==> flow/design.v <==
`timescale 1ns/1ps
module SIMD(clk,rst,opcode,funct3,funct7,rd_data1,rd_data2,rd_data3,w_add,immed,instrc_add,wr_add,wr_data );
input clk;   
input rst;   
input [6:0] opcode;  
input [2:0] funct3;  
input [6:0] funct7;  
input [15:0] rd_data1;   
input [15:0] rd_data2;   
input [15:0] rd_data3;   
input [4:0] w_add;   
input [11:0] immed;  
output [6:0]instrc_add;
output [4:0] wr_add;     
output [15:0] wr_data;   
wire [1:0]mode;
reg [12:0]op;
wire [3:0]scr_r;
wire scr;
wire [2:0]op_r;
wire [1:0]mac_hl;
wire [15:0]sig_ex;
wire [6:0]n_instrc_add;
wire [1:0]alu_mode;
wire [12:0]alu_op;
wire alu_scr;
wire signed[15:0]source1;
wire [15:0]data2;
wire signed[15:0]source3;
wire [15:0]exsig_data;
wire signed[15:0]source2;
wire signed[7:0]source1_8_1;
wire signed[7:0]source1_8_2;
wire signed[7:0]source2_8_1;
wire signed[7:0]source2_8_2;
wire signed[7:0]source3_8_1;
wire signed[7:0]source3_8_2;
wire signed[3:0]source1_4_1;
wire signed[3:0]source1_4_2;
wire signed[3:0]source1_4_3;
wire signed[3:0]source1_4_4;
wire signed[3:0]source2_4_1;
wire signed[3:0]source2_4_2;
wire signed[3:0]source2_4_3;
wire signed[3:0]source2_4_4;
wire signed[3:0]source3_4_1;
wire signed[3:0]source3_4_2;
wire signed[3:0]source3_4_3;
wire signed[3:0]source3_4_4;
reg [15:0]result_reg;
reg [31:0]mul_reg;
reg[91:0] pip_reg;
reg [6:0] instrc_add;  
assign scr_r=opcode[3:0];
assign op_r=opcode[6:4];
assign mac_hl=funct7[1:0];
always @(posedge clk)
    begin
        if(!rst)
            instrc_add<=0;
        else
            instrc_add<=n_instrc_add;
    end
assign mode=(funct3==3'b001)? 2'b01:
            (funct3==3'b010)? 2'b10:
            (funct3==3'b100)? 2'b11:2'b00;
assign scr=(scr_r==4'b0011)? 1:0;
always @ (opcode or funct7 or mac_hl)
    begin
        case (opcode)
            7'b0111011:begin
                            case(funct7)
                                7'b0000000: op=13'b0000_0000_0000_1;  
                                7'b0100000: op=13'b0000_0000_0001_0;  
                                7'b1000001: op=13'b0000_0000_0010_0;  
                                7'b1000010: op=13'b0000_0000_0100_0;  
                                7'b0001000: op=13'b0000_0000_1000_0;  
                                7'b0010000: op=13'b0000_0001_0000_0;  
                                7'b0011000: op=13'b0000_0010_0000_0;  
                                7'b0110000: op=13'b0000_0100_0000_0;  
                                default:op=13'b0000_0000_0000_0;  
                            endcase
                        end
             7'b1001011:begin
                            case(mac_hl)
                                2'b01:op=13'b0000_1000_0000_0;  
                                2'b10:op=13'b0001_0000_0000_0;  
                                default:op=13'b0000_0000_0000_0;  
                            endcase
                        end
             7'b0100011:op=13'b0010_0000_0000_0;  
             7'b1100011:op=13'b0100_0000_0000_0;  
             7'b1010011:op=13'b1000_0000_0000_0;  
             default:op=13'b0000_0000_0000_0;  
        endcase                                   
    end
assign sig_ex={{4{immed[10]}},immed};
assign n_instrc_add=instrc_add+3'b100;
always @(posedge clk)
    begin
        if(!rst)
            pip_reg <=0;
        else
            begin
                pip_reg[1:0]<=mode;  
                pip_reg[14:2]<=op;  
                pip_reg[15]<=scr;  
                pip_reg[31:16]<= rd_data1;  
                pip_reg[47:32]<= rd_data2;  
                pip_reg[63:48]<= rd_data3;  
                pip_reg[68:64]<= w_add;  
                pip_reg[91:76]<= sig_ex; 
            end 
    end
assign alu_mode=pip_reg[1:0];
assign alu_op=pip_reg[14:2];
assign alu_scr=pip_reg[15];
assign source1=pip_reg[31:16];
assign data2=pip_reg[47:32];
assign source3=pip_reg[63:48];
assign wr_add=pip_reg[68:64];
assign exsig_data=pip_reg[91:76];
assign source2=(alu_scr==1'b0)? data2:exsig_data;
assign source1_8_1=source1[7:0];
assign source1_8_2=source1[15:8];
assign source2_8_1=source2[7:0];
assign source2_8_2=source2[15:8];
assign source3_8_1=source3[7:0];
assign source3_8_2=source3[15:8];
assign source1_4_1=source1[3:0];
assign source1_4_2=source1[7:4];
assign source1_4_3=source1[11:8];
assign source1_4_4=source1[15:12];
assign source2_4_1=source2[3:0];
assign source2_4_2=source2[7:4];
assign source2_4_3=source2[11:8];
assign source2_4_4=source2[15:12];
assign source3_4_1=source3[3:0];
assign source3_4_2=source3[7:4];
assign source3_4_3=source3[11:8];
assign source3_4_4=source3[15:12];
always @(alu_op or alu_mode or source1 or source2 or source3 or source1_8_1 or source1_8_2 or 
         source2_8_1 or source2_8_2 or source3_8_1 or source3_8_2 or source1_4_1 or source1_4_2 or
         source1_4_3 or source1_4_4 or source2_4_1 or source2_4_2 or source2_4_3 or source2_4_4 or
         source3_4_1 or source3_4_2 or source3_4_3 or source3_4_3 or source3_4_4)
    begin
        mul_reg=0;
        result_reg=0;
        case(alu_op)
           13'b0000_0000_0000_1:begin
                                    case(alu_mode)
                                        2'b01:result_reg=source1+source2;  
                                        2'b10:result_reg={source1_8_2+source2_8_2,source1_8_1+source2_8_1};  
                                        2'b11:result_reg={source1_4_4+source2_4_4,source1_4_3+source2_4_3,source1_4_2+source2_4_2,source1_4_1+source2_4_1};  
                                        default:result_reg=0;
                                    endcase
                                end
           13'b0000_0000_0001_0:begin
                                    case(alu_mode)
                                        2'b01:result_reg=source1-source2;  
                                        2'b10:result_reg={source1_8_2-source2_8_2,source1_8_1-source2_8_1};  
                                        2'b11:result_reg={source1_4_4-source2_4_4,source1_4_3-source2_4_3,source1_4_2-source2_4_2,source1_4_1-source2_4_1};  
                                        default:result_reg=0;                       
                                    endcase
                                end
           13'b0000_0000_0010_0:begin
                                    case(alu_mode)
                                        2'b01:begin
                                                mul_reg=source1*source2;  
                                                result_reg=mul_reg[15:0];  
                                              end
                                        2'b10:begin
                                                mul_reg[15:0]=source1_8_1*source2_8_1;  
                                                mul_reg[31:16]=source1_8_2*source2_8_2;
                                                result_reg={mul_reg[23:16],mul_reg[7:0]}; 
                                              end
                                        2'b11:begin
                                                mul_reg[7:0]=source1_4_1*source2_4_1;  
                                                mul_reg[15:8]=source1_4_2*source2_4_2;
                                                mul_reg[23:16]=source1_4_3*source2_4_3;
                                                mul_reg[31:24]=source1_4_4*source2_4_4;
                                                result_reg={mul_reg[27:24],mul_reg[19:16],mul_reg[11:8],mul_reg[3:0]}; 
                                              end
                                        default:begin
                                                    result_reg=0;
                                                    mul_reg=0;
                                                end
                                    endcase
                                end
           13'b0000_0000_0100_0:begin
                                    case(alu_mode)
                                        2'b01:begin 
                                                mul_reg=source1*source2;  
                                                result_reg=mul_reg[31:16];  
                                              end
                                        2'b10:begin
                                                mul_reg[15:0]=source1_8_1*source2_8_1;  
                                                mul_reg[31:16]=source1_8_2*source2_8_2;
                                                result_reg={mul_reg[31:24],mul_reg[15:8]}; 
                                              end
                                        2'b11:begin
                                                mul_reg[7:0]=source1_4_1*source2_4_1;  
                                                mul_reg[15:8]=source1_4_2*source2_4_2;
                                                mul_reg[23:16]=source1_4_3*source2_4_3;
                                                mul_reg[31:24]=source1_4_4*source2_4_4;
                                                result_reg={mul_reg[31:28],mul_reg[23:20],mul_reg[15:12],mul_reg[7:4]}; 
                                              end
                                        default:begin
                                                    result_reg=0;
                                                    mul_reg=0;
                                                end
                                    endcase
                                end
           13'b0000_0000_1000_0:result_reg=source1&source2;  
           13'b0000_0001_0000_0:result_reg=source1|source2;  
           13'b0000_0010_0000_0:result_reg=source1^source2;  
           13'b0000_0100_0000_0:result_reg=~source1;  
           13'b0000_1000_0000_0:begin
                                    case(alu_mode)
                                        2'b01:begin
                                                mul_reg=source1*source2+{{16{1'b0}},source3};  
                                                result_reg=mul_reg[15:0];  
                                              end
                                        2'b10:begin
                                                mul_reg[15:0]=source1_8_1*source2_8_1+{{8{1'b0}},source3_8_1};  
                                                mul_reg[31:16]=source1_8_2*source2_8_2+{{8{1'b0}},source3_8_2};
                                                result_reg={mul_reg[23:16],mul_reg[7:0]}; 
                                              end
                                        2'b11:begin
                                                mul_reg[7:0]=source1_4_1*source2_4_1+{{4{1'b0}},source3_4_1};  
                                                mul_reg[15:8]=source1_4_2*source2_4_2+{{4{1'b0}},source3_4_2};
                                                mul_reg[23:16]=source1_4_3*source2_4_3+{{4{1'b0}},source3_4_3};
                                                mul_reg[31:24]=source1_4_4*source2_4_4+{{4{1'b0}},source3_4_4};
                                                result_reg={mul_reg[27:24],mul_reg[19:16],mul_reg[11:8],mul_reg[3:0]}; 
                                              end
                                        default:begin
                                                    result_reg=0;
                                                    mul_reg=0;
                                                end
                                    endcase
                                end
           13'b0001_0000_0000_0:begin
                                    case(alu_mode)
                                        2'b01:begin
                                                mul_reg=source1*source2+{{16{1'b0}},source3};  
                                                result_reg=mul_reg[31:16];  
                                              end
                                        2'b10:begin
                                                mul_reg[15:0]=source1_8_1*source2_8_1+{{8{1'b0}},source3_8_1};  
                                                mul_reg[31:16]=source1_8_2*source2_8_2+{{8{1'b0}},source3_8_2};
                                                result_reg={mul_reg[31:24],mul_reg[15:8]}; 
                                              end
                                        2'b11:begin
                                                mul_reg[7:0]=source1_4_1*source2_4_1+{{4{1'b0}},source3_4_1};  
                                                mul_reg[15:8]=source1_4_2*source2_4_2+{{4{1'b0}},source3_4_2};
                                                mul_reg[23:16]=source1_4_3*source2_4_3+{{4{1'b0}},source3_4_3};
                                                mul_reg[31:24]=source1_4_4*source2_4_4+{{4{1'b0}},source3_4_4};
                                                result_reg={mul_reg[31:28],mul_reg[23:20],mul_reg[15:12],mul_reg[7:4]}; 
                                              end
                                        default:begin
                                                    result_reg=0;
                                                    mul_reg=0;
                                                end                                    
                                    endcase
                                end
           13'b0010_0000_0000_0:result_reg=(source1<<source2);  
           13'b0100_0000_0000_0:result_reg=(source1>>source2);  
           13'b1000_0000_0000_0:result_reg=(source1<<<source2);  
           default:result_reg=0;
        endcase
    end
assign wr_data=result_reg;
endmodule
make LEC_CHECK=0 CAP_MARGIN=40 CORE_MARGIN=2 CORE_UTILIZATION=72 MAX_ROUTING_LAYER=met4 PLACE_DENSITY_LB_ADDON=0.25 SLEW_MARGIN=20 finish   # period 9.01 ns
run.sh (not shown) runs the stock make flow with config.mk's settings and CLKGATE_MAP_FILE=.
The first run never finished: it broke off in global routing (5_1_grt) (GRT-0116).
Then changed:
--- a/flow/config.mk
+++ b/flow/config.mk
@@ -8 +8 @@
-export CAP_MARGIN = 40
+export CAP_MARGIN = 20
@@ -10,3 +10 @@
-export CORE_UTILIZATION = 72
-export MAX_ROUTING_LAYER = met4
-export PLACE_DENSITY_LB_ADDON = 0.25
+export CORE_UTILIZATION = 40
==> flow/constraint.sdc (replaced) <==
create_clock -name core_clock -period 11.3 [get_ports {clk}]
set_input_delay 2.2600 -clock core_clock [delete_from_list [all_inputs] [get_ports {clk}]]
set_output_delay 2.2600 -clock core_clock [all_outputs]
set_load 0.01 [all_outputs]
Outcome: The changed run passed the timing, design-rule and antenna checks; area after synthesis stays the same; die size grows by 78%; synthesized cell count is unchanged.
Then changed:
--- a/flow/config.mk
+++ b/flow/config.mk
@@ -10,0 +11 @@
+export SETUP_SLACK_MARGIN = 0.94
==> flow/constraint.sdc (replaced) <==
create_clock -name core_clock -period 10.6 [get_ports {clk}]
set_input_delay 2.1200 -clock core_clock [delete_from_list [all_inputs] [get_ports {clk}]]
set_output_delay 2.1200 -clock core_clock [all_outputs]
set_load 0.01 [all_outputs]
Effect: Sequential power grows by 7.4%. Routed wire length goes up by 3.3%. Hold slack gets better by 0.0061 ns. Power increases by 20%. Synthesized area stays the same. Design area is higher by 4.9%. Final cell count goes up by 1.7%.
Then changed:
--- a/flow/config.mk
+++ b/flow/config.mk
@@ -8 +8,3 @@
-export CAP_MARGIN = 20
+export ABC_AREA = 0
+export CAP_MARGIN = 10
+export CORE_ASPECT_RATIO = 1.47
@@ -10,2 +12,5 @@
-export CORE_UTILIZATION = 40
-export SETUP_SLACK_MARGIN = 0.94
+export CORE_UTILIZATION = 54
+export CTS_CLUSTER_DIAMETER = 240
+export GPL_ROUTABILITY_DRIVEN = 1
+export GPL_TIMING_DRIVEN = 0
+export PLACE_DENSITY_LB_ADDON = 0.04
@@ -12,0 +18 @@
+export TNS_END_PERCENT = 60
After rerunning: This time the run ran to the end with violations: setup timing. Setup slack got worse by 0.77 ns. Routed wire length came out higher by roughly a tenth. Non-clock buffer count came out higher by 10. Clock skew came out higher by 0.018 ns. Maximum frequency came out lower by a little under a tenth. Count of clock-buffer cells in the layout stays the same. Final cell count came out lower by a few percent.
Then changed:
==> flow/config.mk (replaced) <==
export PLATFORM = sky130hd
export DESIGN_NAME = SIMD
export DESIGN_NICKNAME = SIMD
export VERILOG_FILES = /design/flow/design.v
export SDC_FILE = /design/flow/constraint.sdc
export NUM_CORES = 4
export LEC_CHECK = 0
export CAP_MARGIN = 20
export CORE_MARGIN = 2
export CORE_UTILIZATION = 32
export SLEW_MARGIN = 20
==> flow/constraint.sdc (replaced) <==
create_clock -name core_clock -period 16.0 [get_ports {clk}]
set_input_delay 3.2000 -clock core_clock [delete_from_list [all_inputs] [get_ports {clk}]]
set_output_delay 3.2000 -clock core_clock [all_outputs]
set_load 0.01 [all_outputs]
This time the run produced a clean layout.
Final area decreases by 3.5%.
Die area rises by 67%.
Clock skew went down by 0.017 ns.
Final cell count went up by 9.1%.
Sequential power went down by 36%.
Hold slack loses 0.025 ns.
Wire length came out lower by 14%.
Synthesized cell count is unchanged.
Synthesized area does not change.
Utilization went down by 26 points.
Global-route usage came out lower by 24 points.
No activity file was given, so power comes from the tool's default toggle rates.
